== xenon ==
## mult32x32
module mult32x32 (
    input logic clk,             
    input logic reset,           
    input logic start,           
    input logic [31:0] a,        
    input logic [31:0] b,        
    output logic busy,           
    output logic [63:0] product  
);
clock: 4.7 ns
lec_check: 0
abc_area: 1
cap_margin: 20
core_margin: 2
core_utilization: 72
cts_cluster_diameter: 400
cts_cluster_size: 92
place_density: 0.35
setup_slack_margin: 1.4
slew_margin: 20
run.sh (not shown) runs the stock make flow with config.mk's settings and CLKGATE_MAP_FILE=.
Run status, xenon: aborted in detailed placement, error DPL-0038
#### Input delta (harbor over xenon)
# xenon
export LEC_CHECK = 0
export ABC_AREA = 1
export CAP_MARGIN = 20
export CORE_MARGIN = 2
export CORE_UTILIZATION = 72
export CTS_CLUSTER_DIAMETER = 400
export CTS_CLUSTER_SIZE = 92
export PLACE_DENSITY = 0.35
export SETUP_SLACK_MARGIN = 1.4
export SLEW_MARGIN = 20
create_clock -name core_clock -period 4.7 [get_ports {clk}]
# harbor
export LEC_CHECK = 0
export CAP_MARGIN = 20
export CORE_MARGIN = 2
export CORE_UTILIZATION = 58
export SLEW_MARGIN = 20
export TNS_END_PERCENT = 5
create_clock -name core_clock -period 8.01 [get_ports {clk}]
--- outcome ---
xenon → harbor: synthesized netlist net count lost 23%, share of the synthesized netlist area taken by xor and xnor gates moved up. No crash in harbor: every stage finished, but the layout fails its final checks due to setup timing. Looking only at AND-OR/OR-AND share of the synthesized area, and setting everything else aside, the lower value of xenon and harbor goes to xenon. Compared harbor vs xenon, and synthesized area is down in harbor. Largest family of logic cells by area: adder cells -> harbor, simple AND/OR/NAND/NOR gates -> xenon. harbor ended up with a higher core outline area than xenon did. Between harbor and xenon, it is harbor whose area fraction in mux cells is higher, by 1.5 points. Going from xenon to harbor, number of instances in the synthesized netlist shrinks by about 26%. Compared to xenon, harbor has area figure in the yosys stat output about 10% lower. Die size: harbor exceeds xenon.
Input changes introduced in maple (baseline for comparison: harbor):
# harbor
export LEC_CHECK = 0
export CAP_MARGIN = 20
export CORE_MARGIN = 2
export CORE_UTILIZATION = 58
export SLEW_MARGIN = 20
export TNS_END_PERCENT = 5
create_clock -name core_clock -period 8.01 [get_ports {clk}]
# maple
export LEC_CHECK = 0
export CAP_MARGIN = 20
export CORE_MARGIN = 2
export CORE_UTILIZATION = 36
export SLEW_MARGIN = 20
create_clock -name core_clock -period 11.0 [get_ports {clk}]
Findings:
Both conditions hold for maple: the flow ran to the end and the final layout passed the timing, design-rule and antenna checks.
met3 wire length was higher in harbor than in maple.
The worst slack on hold paths number comes out lower for maple vs harbor.
[inputs] fjord vs maple
# maple
export LEC_CHECK = 0
export CAP_MARGIN = 20
export CORE_MARGIN = 2
export CORE_UTILIZATION = 36
export SLEW_MARGIN = 20
create_clock -name core_clock -period 11.0 [get_ports {clk}]
# fjord
export LEC_CHECK = 0
export CAP_MARGIN = 20
export CORE_MARGIN = 2
export CORE_UTILIZATION = 50
export SLEW_MARGIN = 20
export TNS_END_PERCENT = 15
create_clock -name core_clock -period 8.16 [get_ports {clk}]
Notes after the runs:
- [fjord] flow finished | final checks: failed | reasons: setup timing
- On overall global routing resource usage, the higher figure sits with fjord, not maple.
- maple → fjord: met3 usage now sits higher; cell row count saw a decrease; number of pins with negative max-slew slack in the final report stayed essentially flat.
- Worst slew margin relative to its limit: fjord vs maple down 1.5 points
- Measured against each other, maple and fjord differ in wire length on met1, the lower figure coming from maple.
- fjord vs maple, instance count: fjord higher

* * *

Setup of oak:
mult32x32 again, from the RTL that the note above started with.
Design mult32x32, start of the top module:
module mult32x32 (
    input logic clk,             
    input logic reset,           
    input logic start,           
    input logic [31:0] a,        
    input logic [31:0] b,        
    output logic busy,           
    output logic [63:0] product  
);
make LEC_CHECK=0 CAP_MARGIN=20 CORE_MARGIN=10 CORE_UTILIZATION=40 HOLD_SLACK_MARGIN=0.08 SLEW_MARGIN=20 finish   # period 12.0 ns
Edits applied to the flow inputs when going from oak to pine:
- an added PLACE_DENSITY_LB_ADDON of 0.19
- a change of CORE_MARGIN from 10 to 8
- an added GPL_TIMING_DRIVEN of 0
- an added GPL_ROUTABILITY_DRIVEN of 0
- an added MIN_ROUTING_LAYER of met2
- an added CELL_PAD_IN_SITES_GLOBAL_PLACEMENT of 1
- an added CORE_ASPECT_RATIO of 1.01
- an added CTS_CLUSTER_SIZE of 64
- a change of CORE_UTILIZATION from 40 to 19
- a change of CAP_MARGIN from 20 to 40
- an added ABC_AREA of 1
- an added TNS_END_PERCENT of 70
### Flow results
- From oak to pine the numbers moved as follows: initial cell density of the core dropped 21 points, part of the cycle the worst path needs dropped 3.7 points, yosys stat chip area climbed 12%.

* * *

== run 1 ==
mult32x32 again, from the RTL that the note above started with.
==> flow/design.v (excerpt) <==
module mult32x32 (
    input logic clk,             
    input logic reset,           
    input logic start,           
    input logic [31:0] a,        
    input logic [31:0] b,        
    output logic busy,           
    output logic [63:0] product  
);
Settings: LEC_CHECK=0, CAP_MARGIN=20, CORE_ASPECT_RATIO=0.5, CORE_MARGIN=2, CORE_UTILIZATION=42, SETUP_SLACK_MARGIN=-0.87, SLEW_MARGIN=20, TNS_END_PERCENT=15; clock period 12.0 ns.
The final layout from run 1, which completed every stage, passed the timing, design-rule and antenna checks at the end of the flow.
The following lists how run 2 was set up differently from run 1:
Settings: a change of TNS_END_PERCENT from 15 to 25; a change of CORE_ASPECT_RATIO from 0.5 to 1.41; a change of CORE_UTILIZATION from 42 to 66; an added CTS_CLUSTER_SIZE of 100; an added CTS_CLUSTER_DIAMETER of 208; a change of SETUP_SLACK_MARGIN from -0.87 to -1.2.
Results
Compared with run 1, run 2 shows number of cells on the worst reg-to-reg path that has gone up by a few percent.
Run 2 vs run 1: number of filler instances in the final layout down by more than half
Arrival time at the worst endpoint (lower): run 2
Modified inputs, run 3 compared to run 2
Settings: CTS_CLUSTER_DIAMETER: 208 -> unset; SETUP_SLACK_MARGIN: -1.2 -> unset; TNS_END_PERCENT: 25 -> unset; CORE_UTILIZATION: 66 -> 62; CORE_ASPECT_RATIO: 1.41 -> unset; CTS_CLUSTER_SIZE: 100 -> unset; the clock period (ns, I/O delays scaled along): 12.0 -> 5.3.
--- outcome ---
Run 3: it failed with a tool error in clock tree synthesis, so there are no final results. From run 2 to run 3, net count after synthesis did not move at all. Looking at standard cell core area across run 2 and run 3, the one that comes out lower is run 2. As of run 3, post-placement cell area had risen by more than a quarter compared to run 2. Going from run 2 to run 3, the last weighted congestion value of the routability-driven placer was found to have gone up by about 4.4%. Measured against each other, run 2 and run 3 differ in height of the die, the lower figure coming from run 3. Run 3 vs run 2: overall chip area up in run 3. From run 2 to run 3, cell area after technology mapping did not move at all. Run 3: setup slack after placement is 4.65 ns lower than what run 2 reported.
#### Input delta (run 4 over run 3)
Settings: a change of CORE_UTILIZATION from 62 to 72; an added ABC_AREA of 1; a change of the clock period (ns, I/O delays scaled along) from 5.3 to 4.7.
Results
The runs compared here, run 3 and run 4, all ended either early or with open violations. Status: run 4 FAILED at detailed placement (tool error). Run 3 did not finish; the tool stopped in clock tree synthesis with error DPL-0038. Compared with run 3, core area in run 4 decreased by a few percent. Going from run 3 to run 4, vertical die size shrank slightly. Number of nets produced by synthesis: run 3 and run 4 compared, lower one is run 3. Summary — die size, run 4 relative to run 3: lower, by 760 um^2.

* * *

The RTL this note starts from:
==> flow/design.v <==
module mult32x32_fsm (
    input logic clk,               
    input logic reset,             
    input logic start,             
    output logic busy,             
    output logic [1:0] a_sel,      
    output logic b_sel,            
    output logic [2:0] shift_sel,  
    output logic upd_prod,         
    output logic clr_prod          
);
	typedef enum { idle, handle1, handle2, handle3, handle4, handle5, handle6, handle7, handle8} sm_type;
	sm_type current_state;
	sm_type next_state;
	always_ff @(posedge clk, posedge reset) begin
		if (reset== 1'b1) begin
			current_state <=idle;
		end
		else begin
			current_state <= next_state;
		end
	end
	always_comb begin
		next_state= current_state;
		busy=1'b1;
		upd_prod= 1'b1;
		clr_prod= 1'b0;
		a_sel= 2'b0;
		b_sel= 1'b0;
		shift_sel= 3'b0;
		case(current_state)
			idle: begin
				if(start== 1'b0) begin
					next_state=idle;
					busy=1'b0;
					upd_prod=1'b0;
				end
				else begin
					next_state=handle1;
					busy=1'b0;
					upd_prod=1'b0;
					clr_prod=1'b1;
				end
			end
			handle1: begin
				next_state= handle2;
				a_sel=2'b0;
				b_sel=1'b0;
				shift_sel=3'b0;
			end
			handle2: begin
				next_state= handle3;
				a_sel=2'b01;
				b_sel=1'b0;
				shift_sel=3'b001;
			end
			handle3: begin
				next_state= handle4;
				a_sel=2'b10;
				b_sel=1'b0;
				shift_sel=3'b010;
			end
			handle4: begin
				next_state= handle5;
				a_sel=2'b11;
				b_sel=1'b0;
				shift_sel=3'b011;
			end
			handle5: begin
				next_state= handle6;
				a_sel=2'b0;
				b_sel=1'b1;
				shift_sel=3'b010;
			end
			handle6: begin
				next_state= handle7;
				a_sel=2'b01;
				b_sel=1'b1;
				shift_sel=3'b011;
			end
			handle7: begin
				next_state= handle8;
				a_sel=2'b10;
				b_sel=1'b1;
				shift_sel=3'b100;
			end
			handle8: begin
				next_state= idle;
				a_sel=2'b11;
				b_sel=1'b1;
				shift_sel=3'b101;
			end
		endcase
	end
endmodule
module mult32x32_arith (
    input logic clk,              
    input logic reset,            
    input logic [31:0] a,         
    input logic [31:0] b,         
    input logic [1:0] a_sel,      
    input logic b_sel,            
    input logic [2:0] shift_sel,  
    input logic upd_prod,         
    input logic clr_prod,         
    output logic [63:0] product   
);
logic [15:0] out16;
logic [7:0] out8;
always_comb begin
	case(a_sel)
		2'b00: out8 = a[7:0];
		2'b01: out8 = a[15:8];
		2'b10: out8 = a[23:16];
		2'b11: out8 = a[31:24];
	endcase
end
always_comb begin
	case(b_sel)
		1'b0: out16 = b[15:0];
		1'b1: out16 = b[31:16];
	endcase
end
logic [23:0] mult;
always_comb begin
	mult = out16 * out8;
end
logic [63:0] shifted;
always_comb begin
	shifted = 64'b0;
	case(shift_sel)
		3'b000: shifted = mult;
		3'b001: shifted = mult << 8; 
		3'b010: shifted = mult << 16;
		3'b011: shifted = mult << 24;
		3'b100: shifted = mult << 32;
		3'b101: shifted = mult << 40;
	endcase
end
always_ff @(posedge clk, posedge reset) begin
	if(reset == 1'b1) begin 
		product <= 64'b0;
	end
	else begin
		if(clr_prod == 1'b1) begin
			product <= 64'b0;
		end
		else if (upd_prod == 1'b1) begin
			product <= product + shifted;
		end
	end
end
endmodule
module mult32x32 (
    input logic clk,             
    input logic reset,           
    input logic start,           
    input logic [31:0] a,        
    input logic [31:0] b,        
    output logic busy,           
    output logic [63:0] product  
);
logic [1:0] a_sel;
logic b_sel;
logic [2:0] shift_sel;
logic upd_prod;
logic clr_prod;
mult32x32_fsm fsm(
	.clk(clk),
	.reset(reset),
	.start(start),
	.busy(busy),
	.a_sel(a_sel),
	.b_sel(b_sel),
	.shift_sel(shift_sel),
	.upd_prod(upd_prod),
	.clr_prod(clr_prod)
);
mult32x32_arith arith(
	.clk(clk),
	.reset(reset),
	.a(a),
	.b(b),
	.a_sel(a_sel),
	.b_sel(b_sel),
	.shift_sel(shift_sel),
	.upd_prod(upd_prod),
	.clr_prod(clr_prod),
	.product(product)
);
endmodule
clock: 10.4 ns
lec_check: 0
cap_margin: 15
core_margin: 2
core_utilization: 69
cts_cluster_diameter: 385
cts_cluster_size: 96
place_density: 0.4
setup_slack_margin: 0.72
slew_margin: 20
The baseline aborted during global routing with GRT-0232.
Next try:
CAP_MARGIN = 20   (was 15)
CORE_UTILIZATION = 62   (was 69)
SETUP_SLACK_MARGIN = not set   (was 0.72)
TNS_END_PERCENT = 10   (was not set)
clock period = 7.15 ns   (was 10.4 ns; I/O delays follow)
After rerunning: This time the run died in clock tree synthesis (DPL-0033); die size rose by 11%; area after synthesis stays the same; synthesized cell count does not change.
Next try:
CTS_CLUSTER_DIAMETER = not set   (was 385)
CTS_CLUSTER_SIZE = not set   (was 96)
PLACE_DENSITY = not set   (was 0.4)
TNS_END_PERCENT = not set   (was 10)
clock period = 11.5 ns   (was 7.15 ns; I/O delays follow)
After rerunning: Now the flow finished clean. Die area stays the same. Synthesized cell count does not change. Area after synthesis is unchanged.
Next try:
CORE_UTILIZATION = 40   (was 62)
clock period = 16.5 ns   (was 11.5 ns; I/O delays follow)
Flip-flop count stays the same. Hold slack is worse by 15 ps. Final area barely changes. Die size came out higher by well over a third.

* * *

// mult32x32: RTL as listed in full above, without the edits since
clock: 6.16 ns
lec_check: 0
cap_margin: 20
core_margin: 2
core_utilization: 54
cts_cluster_diameter: 28
slew_margin: 10
tns_end_percent: 5
The starting point completed and failed the layout checks on setup timing.
Next try:
- CTS_CLUSTER_DIAMETER: 28 -> not set
- SLEW_MARGIN: 10 -> 20
- TNS_END_PERCENT: 5 -> not set
The new run finished but fails on setup timing. Worst hold slack improved by 0.0087 ns. Flip-flop count does not change. Utilization shrinks by 1.0 points.
Next try:
- CORE_UTILIZATION: 54 -> 40
- clock period: 6.16 -> 11.0 ns (I/O delays scaled with it)
Effect: With this change the flow finished with timing, DRC and antenna clean. Wire length fell by about a fifth. Final area fell by a quarter to a third. Global-route usage fell by 14 points. Setup slack is better by 3.1 ns. Die size rose by a quarter to a third. Worst hold slack is worse by 0.0034 ns. Flip-flop count is unchanged. Area after synthesis does not change. Register-to-register slack is better by 3.7 ns.

* * *

Starts from the design.v that is shown in full above.
Settings: LEC_CHECK=0, ABC_AREA=1, CAP_MARGIN=20, CORE_MARGIN=2, CORE_UTILIZATION=72, CTS_CLUSTER_DIAMETER=370, SETUP_SLACK_MARGIN=1.3, SLEW_MARGIN=20; clock period 7.32 ns.
The starting point failed in detailed placement (3_5_place_dp).
Change:
Settings changed: ABC_AREA 1 to unset, CORE_UTILIZATION 72 to 58, CTS_CLUSTER_DIAMETER 370 to unset, SETUP_SLACK_MARGIN 1.3 to unset, TNS_END_PERCENT set to 5.
Clock period 7.32 ns to 8.7 ns, I/O delays scaled along.
=> With this change the flow ended with an error in global routing (5_1_grt). Synthesized cell count decreases by 26%. Die size increases by about 11%. Area after synthesis decreases by 10%.
Change:
Settings changed: CORE_UTILIZATION 58 to 15, TNS_END_PERCENT 5 to unset.
Clock period 8.7 ns to 14.9 ns, I/O delays scaled along.
What happened: With this change the flow ran to the end with no violations; area after synthesis is unchanged; die area rose to 3.8 times its value; synthesized cell count stays the same.

* * *

exp/pepper:
RTL: the design.v shown in full above, as it stands there.
Settings: LEC_CHECK=0, CAP_MARGIN=20, CORE_MARGIN=2, CORE_UTILIZATION=71, CTS_CLUSTER_DIAMETER=190, CTS_CLUSTER_SIZE=41, HOLD_SLACK_MARGIN=-0.09, SLEW_MARGIN=20; clock period 5.98 ns.
exp/pepper | ERROR | 3_5_place_dp
diff inputs: exp/pepper => exp/juniper
Settings: clearing CTS_CLUSTER_SIZE, which used to be 41; clearing HOLD_SLACK_MARGIN, which used to be -0.09; swapping 71 for 40 in CORE_UTILIZATION; clearing CTS_CLUSTER_DIAMETER, which used to be 190; swapping 5.98 for 12.0 in the clock period (ns, I/O delays scaled along).
Results
Reported for exp/juniper and exp/pepper, multiplexer share of the synthesized area turned out identical to the last digit.
Any difference in total of buffers placed on input and output ports between exp/juniper and exp/pepper is small enough to ignore.
Delta(placer congestion estimate, exp/juniper - exp/pepper) < 0
exp/juniper completed every stage of the flow, and the final layout passed the timing, design-rule and antenna checks.
From exp/pepper to exp/juniper the numbers moved as follows: xor/xnor share of the synthesized area did not really move, overall die height went up, row count went up, die area went up, count of library flops with an enable pin did not really move.
Between exp/juniper and exp/pepper, the synthesized chip area reported by yosys figures differ only marginally.
Core utilization at floorplan | exp/juniper below exp/pepper
exp/pepper -> exp/juniper: area of the core increased by more than half
diff inputs: exp/juniper => exp/raven
Settings: swapping 40 for 60 in CORE_UTILIZATION; putting SETUP_SLACK_MARGIN at -1.2 where nothing was set; putting CORE_ASPECT_RATIO at 1.41 where nothing was set; swapping 20 for 40 in CAP_MARGIN.
--- outcome ---
Worst slack at placement: exp/raven better than exp/juniper. On combined area of the multi-input logic cells, exp/raven and exp/juniper are basically level. Via count of the first global-routing pass up about 8% in exp/raven wrt exp/juniper. On critical path depth: exp/raven sits below exp/juniper. Sequential share of layout area: exp/raven vs exp/juniper up 0.20 points. In the metrics for exp/raven and exp/juniper, the one carrying the higher post-detailed-route via-to-cell ratio is exp/raven. exp/raven reached the final stage; the timing, design-rule and antenna checks on its layout passed.
Setup changes, exp/raven to exp/garnet
Settings: CORE_MARGIN now 10, was 2; CAP_MARGIN now 20, was 40; CORE_UTILIZATION now 19, was 60; ABC_AREA now 1, previously not set; MIN_ROUTING_LAYER now met2, previously not set; CORE_ASPECT_RATIO no longer set, was 1.41; HOLD_SLACK_MARGIN now 0.08, previously not set; SETUP_SLACK_MARGIN no longer set, was -1.2.
Notes after the runs:
- exp/garnet: wire length 58% above exp/raven
- First-pass GRT wire length went up by more than a quarter going from exp/raven to exp/garnet.
- exp/garnet finished end to end and its layout was clean on timing, DRC and antenna.
- Number of non-clock buffers in the layout: exp/garnet vs exp/raven down about 9%
- In exp/garnet, the final cycle utilization of the critical path came out 5.2 points below the value in exp/raven.
The following lists how exp/zinc was set up differently from exp/garnet:
Settings: CELL_PAD_IN_SITES_GLOBAL_PLACEMENT now 1, previously not set; CORE_MARGIN now 2, was 10; CORE_ASPECT_RATIO now 1.01, previously not set.
--- outcome ---
exp/zinc against exp/garnet: number of remaining DRC errors now larger. As far as share of async-settable or async-resettable flops after synthesis goes, exp/garnet and exp/zinc are indistinguishable; the numbers are identical. sky130_fd_sc_hd__o21ai_0 as the cell type of the slowest stage on the worst timing path was reported by exp/zinc, and sky130_fd_sc_hd__mux2i_1 by exp/garnet. Summary of exp/garnet and exp/zinc: one run falls short of a clean finish, namely exp/zinc.
